## comp_mult_top
module comp_mult_top #(
parameter NO_MULT   = 4     ,  
parameter APB_BADDR = 0     ,  
parameter SYS_AW    = 16    ,  
parameter REG_DW    = 16       
)(
input                    clk         ,  
input                    rst_n       ,  
input      [ SYS_AW-1:0] apb_paddr   ,  
input                    apb_psel    ,  
input                    apb_penable ,  
input                    apb_pwrite  ,  
input      [REG_DW -1:0] apb_pwdata  ,  
output                   apb_pready  ,  
output reg [REG_DW -1:0] apb_prdata  ,  
output reg               apb_pslverr ,  
output reg               mem_ce      ,  
output reg               mem_we      ,  
output reg [SYS_AW -1:0] mem_addr    ,  
output reg [     8 -1:0] mem_wr_data ,  
input      [     8 -1:0] mem_rd_data    
);
localparam DWIDTH = 8 ;
localparam IDLE   = 2'b00;  
localparam RD_OPS = 2'b01;  
localparam WORK   = 2'b10;  
localparam WR_RES = 2'b11;  
reg  [       REG_DW -1:0] op1_addr      ;  
reg  [       REG_DW -1:0] op2_addr      ;  
reg  [       REG_DW -1:0] res_addr      ;  
reg  [       REG_DW -1:0] no_op         ;  
reg  [       REG_DW -1:0] cfg_start     ;  
reg  [       REG_DW -1:0] sts_stop      ;  
wire                      wr_op1_addr   ;  
wire                      wr_op2_addr   ;  
wire                      wr_res_addr   ;  
wire                      wr_no_op      ;  
wire                      wr_cfg_start  ;  
  ...
export LEC_CHECK = 0
export ABC_AREA = 1
export CAP_MARGIN = 20
export CELL_PAD_IN_SITES_DETAIL_PLACEMENT = 2
export CELL_PAD_IN_SITES_GLOBAL_PLACEMENT = 2
export CORE_ASPECT_RATIO = 0.65
export CORE_MARGIN = 9
export CORE_UTILIZATION = 40
export CTS_CLUSTER_SIZE = 88
export MAX_ROUTING_LAYER = met5
export MIN_ROUTING_LAYER = met1
export SLEW_MARGIN = 20
create_clock -name core_clock -period 10.0 [get_ports {clk}]
run.sh (not shown) runs the stock make flow with config.mk's settings and CLKGATE_MAP_FILE=.
Change:
ABC_AREA = default   (was 1)
CELL_PAD_IN_SITES_DETAIL_PLACEMENT = default   (was 2)
CELL_PAD_IN_SITES_GLOBAL_PLACEMENT = default   (was 2)
CORE_ASPECT_RATIO = default   (was 0.65)
CORE_MARGIN = 2   (was 9)
CTS_CLUSTER_SIZE = default   (was 88)
MAX_ROUTING_LAYER = default   (was met5)
MIN_ROUTING_LAYER = default   (was met1)
Result:
- The changed run ran to the end with no violations
- clock skew is about the same
- final area drops by a little under a tenth
- power grows by well over a third
- worst setup slack is worse by 54 ps
- final cell count falls by about a fifth
- first-iteration DRC count came out lower by well over a third
- wire length goes down by well over a third
Change:
CAP_MARGIN = 15   (was 20)
CELL_PAD_IN_SITES_GLOBAL_PLACEMENT = 0   (was default)
CORE_UTILIZATION = 57   (was 40)
CTS_CLUSTER_DIAMETER = 334   (was default)
CTS_CLUSTER_SIZE = 100   (was default)
PLACE_DENSITY = 0.89   (was default)
TNS_END_PERCENT = 10   (was default)
=> The new run ran to the end with no violations. Cell area is lower by about 1.3%. Via count is higher by 6.5%. Setup slack loses 120 ps. Cell count is lower by 6.8%. Area after synthesis is unchanged. Wire length is higher by 0.46%. Count of clock-buffer cells in the layout is higher by 1. Global-route usage is higher by 9.0 points. Combinational power is about the same.
Change:
CAP_MARGIN = 20   (was 15)
CELL_PAD_IN_SITES_GLOBAL_PLACEMENT = default   (was 0)
CORE_UTILIZATION = 71   (was 57)
CTS_CLUSTER_DIAMETER = 28   (was 334)
CTS_CLUSTER_SIZE = default   (was 100)
PLACE_DENSITY = default   (was 0.89)
PLACE_DENSITY_LB_ADDON = 0.27   (was default)
SETUP_SLACK_MARGIN = 1.55   (was default)
TNS_END_PERCENT = default   (was 10)
What happened: Cell count came out lower by 1.3%; wire length goes up by 2.1%; clock power decreases by 4.1%; total power grows by 2.3%; fmax increases by 13%; worst setup slack is better by 1100 ps; clock-buffer cell count is higher by 1; synthesized area is unchanged.

* * *

comp_mult_top again, from the RTL that the note above started with.
clock: 4.86 ns
lec_check: 0
abc_area: 1
cap_margin: 15
core_aspect_ratio: 0.5
core_margin: 2
core_utilization: 72
cts_cluster_diameter: 235
cts_cluster_size: 40
gpl_routability_driven: 0
gpl_timing_driven: 1
hold_slack_margin: -0.05
setup_slack_margin: 1.18
slew_margin: 20
tns_end_percent: 15
The first run stopped in 5_1_grt with GRT-0116.
Then changed:
==> flow/config.mk (replaced) <==
export PLATFORM = sky130hd
export DESIGN_NAME = comp_mult_top
export DESIGN_NICKNAME = comp_mult_top
export VERILOG_FILES = /design/flow/design.v
export SDC_FILE = /design/flow/constraint.sdc
export NUM_CORES = 4
export LEC_CHECK = 0
export CAP_MARGIN = 20
export CORE_MARGIN = 2
export CORE_UTILIZATION = 40
export SLEW_MARGIN = 20
==> flow/constraint.sdc (replaced) <==
create_clock -name core_clock -period 11.4 [get_ports {clk}]
set_input_delay 2.2800 -clock core_clock [delete_from_list [all_inputs] [get_ports {clk}]]
set_output_delay 2.2800 -clock core_clock [all_outputs]
set_load 0.01 [all_outputs]
The changed run completed with no timing, DRC or antenna violations.
Synthesized cell count shrinks by 26%.
Die area goes up by 64%.
Area after synthesis fell by 7.7%.

* * *

Setup of job 8729:
Starting RTL as in the previous note.
clock: 7.54 ns
lec_check: 0
cap_margin: 20
core_margin: 2
core_utilization: 72
cts_cluster_size: 51
place_density_lb_addon: 0.0
setup_slack_margin: 2.13
slew_margin: 5
tns_end_percent: 65
Job 8729 -> stages 100% | layout checks FAIL | setup timing
Input changes introduced in job 6520 (baseline for comparison: job 8729):
Settings: clearing TNS_END_PERCENT, which used to be 65; clearing CTS_CLUSTER_SIZE, which used to be 51; swapping 5 for 20 in SLEW_MARGIN; clearing PLACE_DENSITY_LB_ADDON, which used to be 0.0; swapping 72 for 40 in CORE_UTILIZATION; clearing SETUP_SLACK_MARGIN, which used to be 2.13; swapping 7.54 for 9.39 in the clock period (ns, I/O delays scaled along).
==> comparison <==
Compared with job 8729, in job 6520 number of non-filler instances in the completed layout +3.0%; length of routed wiring on met1 neither gained nor lost much; number of placed I/O pins held; combinational cell fraction of total power lower. | non-clock buffer count in the final layout | job 6520 vs job 8729 | 204 lower |. Summary of job 6520 over job 8729: number of setup violations in the final report went down, first-pass GRT wire length shrank by 7.6 mm, routed wire length has decreased, sequential power saw a decrease. When job 6520 is measured against job 8729, its via count of the first global-routing pass turns out 2264 lower. Re layout-stage area growth over the synthesis result: job 8729 and job 6520 aren't equal, and the lower value belongs to job 6520. Both conditions hold for job 6520: the flow ran to the end and the final layout passed the timing, DRC and antenna checks.
Relative to job 6520, the following input files were edited for job 8285:
Settings: putting SETUP_SLACK_MARGIN at 1.74 where nothing was set.
[summary]
Global-route wire length before repair in job 8285 vs job 6520: up 1.1%
Between job 8285 and job 6520, the post-synthesis cell area figures differ only marginally.
Job 8285: final cell count higher than job 6520
Against job 6520, job 8285 reports a fraction of power spent switching nets that is higher.
Job 8285 ended with more maximum frequency than job 6520.
Measured against each other, job 6520 and job 8285 differ in overall power after layout, the higher figure coming from job 8285.
Here is what was changed in the inputs of job 7668 compared with job 8285.
Settings: a change of SETUP_SLACK_MARGIN from 1.74 to -0.49; a change of CORE_UTILIZATION from 40 to 66; an added HOLD_SLACK_MARGIN of 0.28; a change of the clock period (ns, I/O delays scaled along) from 9.39 to 7.58.
### Flow results
STATUS run=job 7668 STAGES=ALL_DONE FINAL_CHECKS=FAILED CAUSE=setup timing. Setup WNS job 8285 -> job 7668: worse. Note that the critical path depth recorded for job 7668 amounts to 1.07 times the value seen in job 8285. Job 8285 -> job 7668: ratio of routed vias to standard cells increased by more than 10%. When job 7668 is set beside job 8285, its total placed instance area turns out to be 2.3% larger. Job 7668 vs job 8285 on combinational power: job 7668 is the higher one. Total power of job 7668 is higher than that of job 8285.
diff inputs: job 7668 => job 8874
Settings: a change of SETUP_SLACK_MARGIN from -0.49 to -0.73; a deleted HOLD_SLACK_MARGIN that had been 0.28; an added CTS_CLUSTER_DIAMETER of 36; a change of the clock period (ns, I/O delays scaled along) from 7.58 to 7.3.
Results
- Ran to the end and failed final checks on setup timing: job 8874.
- In the tables for job 8874 and job 7668, number of vias per cell reads higher with job 7668.
- Diff job 7668 -> job 8874: via count neither gained nor lost much, combinational cell fraction of total power picked up an extra 0.5 points.
- Sort job 8874 and job 7668 by wire length per cell after detailed routing asc -> top: job 8874
- Job 8874 reports its beginning of the critical path as mem_rd_data[1] while job 7668 reports mem_rd_data[7].
- When job 8874 is set beside job 7668, its switching power share of the total turns out to be 1.1 points smaller.
- Number of gates resized after CTS ends up higher on job 8874.
- Compared with job 7668, job 8874 degrades cell area.
- Job 8874 against job 7668: final clock period utilization by the worst path saw an increase; global-route met1 utilization saw a decrease; worst hold slack saw an increase.

* * *

Starting RTL as in the previous note.
export LEC_CHECK = 0
export ABC_AREA = 1
export CAP_MARGIN = 25
export CORE_MARGIN = 2
export CORE_UTILIZATION = 71
export CTS_CLUSTER_SIZE = 72
export GPL_ROUTABILITY_DRIVEN = 0
export GPL_TIMING_DRIVEN = 1
export HOLD_SLACK_MARGIN = 0.29
export PLACE_DENSITY_LB_ADDON = 0.07
export SETUP_SLACK_MARGIN = -0.44
export SLEW_MARGIN = 20
export TNS_END_PERCENT = 45
create_clock -name core_clock -period 6.13 [get_ports {clk}]
The baseline finished with setup timing left.
Then changed:
Settings changed: CTS_CLUSTER_SIZE 72 to 40, HOLD_SLACK_MARGIN 0.29 to 0.19, SETUP_SLACK_MARGIN -0.44 to 0.67, TNS_END_PERCENT 45 to not set.
Clock period 6.13 ns to 9.01 ns, I/O delays scaled along.
What happened:
- With this change the flow produced a clean layout
- synthesized cell count does not change
- combinational power shrinks by well over a third
- count of clock-buffer cells in the layout does not change
- final area went down by roughly a tenth
- critical path depth came out lower by 6
- non-clock buffer count decreases by 341
- first-iteration DRC count fell by well over a third
- clock skew came out lower by 0.012 ns
- global-route usage is lower by 6.2 points
Then changed:
Settings changed: ABC_AREA 1 to not set, CAP_MARGIN 25 to 20, CORE_UTILIZATION 71 to 33, CTS_CLUSTER_SIZE 40 to not set, GPL_ROUTABILITY_DRIVEN 0 to not set, GPL_TIMING_DRIVEN 1 to not set, HOLD_SLACK_MARGIN 0.19 to not set, PLACE_DENSITY_LB_ADDON 0.07 to not set, SETUP_SLACK_MARGIN 0.67 to not set.
Clock period 9.01 ns to 9.39 ns, I/O delays scaled along.
Result:
- The changed run went through all stages and came out clean
- wire length came out lower by about 17%
- setup slack got worse by 0.30 ns
- critical path depth came out lower by 2
- non-clock buffer count came out higher by 44
- synthesized cell count came out lower by about 26%
- total power came out higher by 50%
- combinational power came out higher to 5.7 times its value
- cell area came out lower by 4.6%
- global-route usage came out lower by 23 points
- die size came out higher by 96%
- hold slack got worse by 0.057 ns
Then changed:
Settings changed: ABC_AREA set to 1, CORE_UTILIZATION 33 to 69, CTS_CLUSTER_SIZE set to 95, TNS_END_PERCENT set to 10.
Clock period 9.39 ns to 5.37 ns, I/O delays scaled along.
This time the run finished but failed the layout checks on setup timing.
Non-clock buffer count grows by 344.
Wire length grows by about 70%.
Worst setup slack loses 2.4 ns.
Count of clock-buffer cells in the layout grows by 1.
Register-to-register slack loses 3.1 ns.
Core utilization grows by 51 points.
Cell area grows by about 23%.
Clock power grows by 74%.
Via count grows by 59%.
Then changed:
Settings changed: ABC_AREA 1 to not set, CORE_UTILIZATION 69 to 64, CTS_CLUSTER_SIZE 95 to not set, SETUP_SLACK_MARGIN set to 2.27, TNS_END_PERCENT 10 to not set.
Clock period 5.37 ns to 8.42 ns, I/O delays scaled along.
Effect: The changed run finished clean; count of clock-buffer cells in the layout rises by 2; routed wire length falls by about 40%; critical path depth falls by 8; core utilization falls by 12 points; hold slack degrades by 0.049 ns; first-iteration DRC count falls by 69%; setup slack improves by 2.5 ns; clock power falls by 34%.
Power figures rest on the tool's default switching activity, not on a simulated workload.
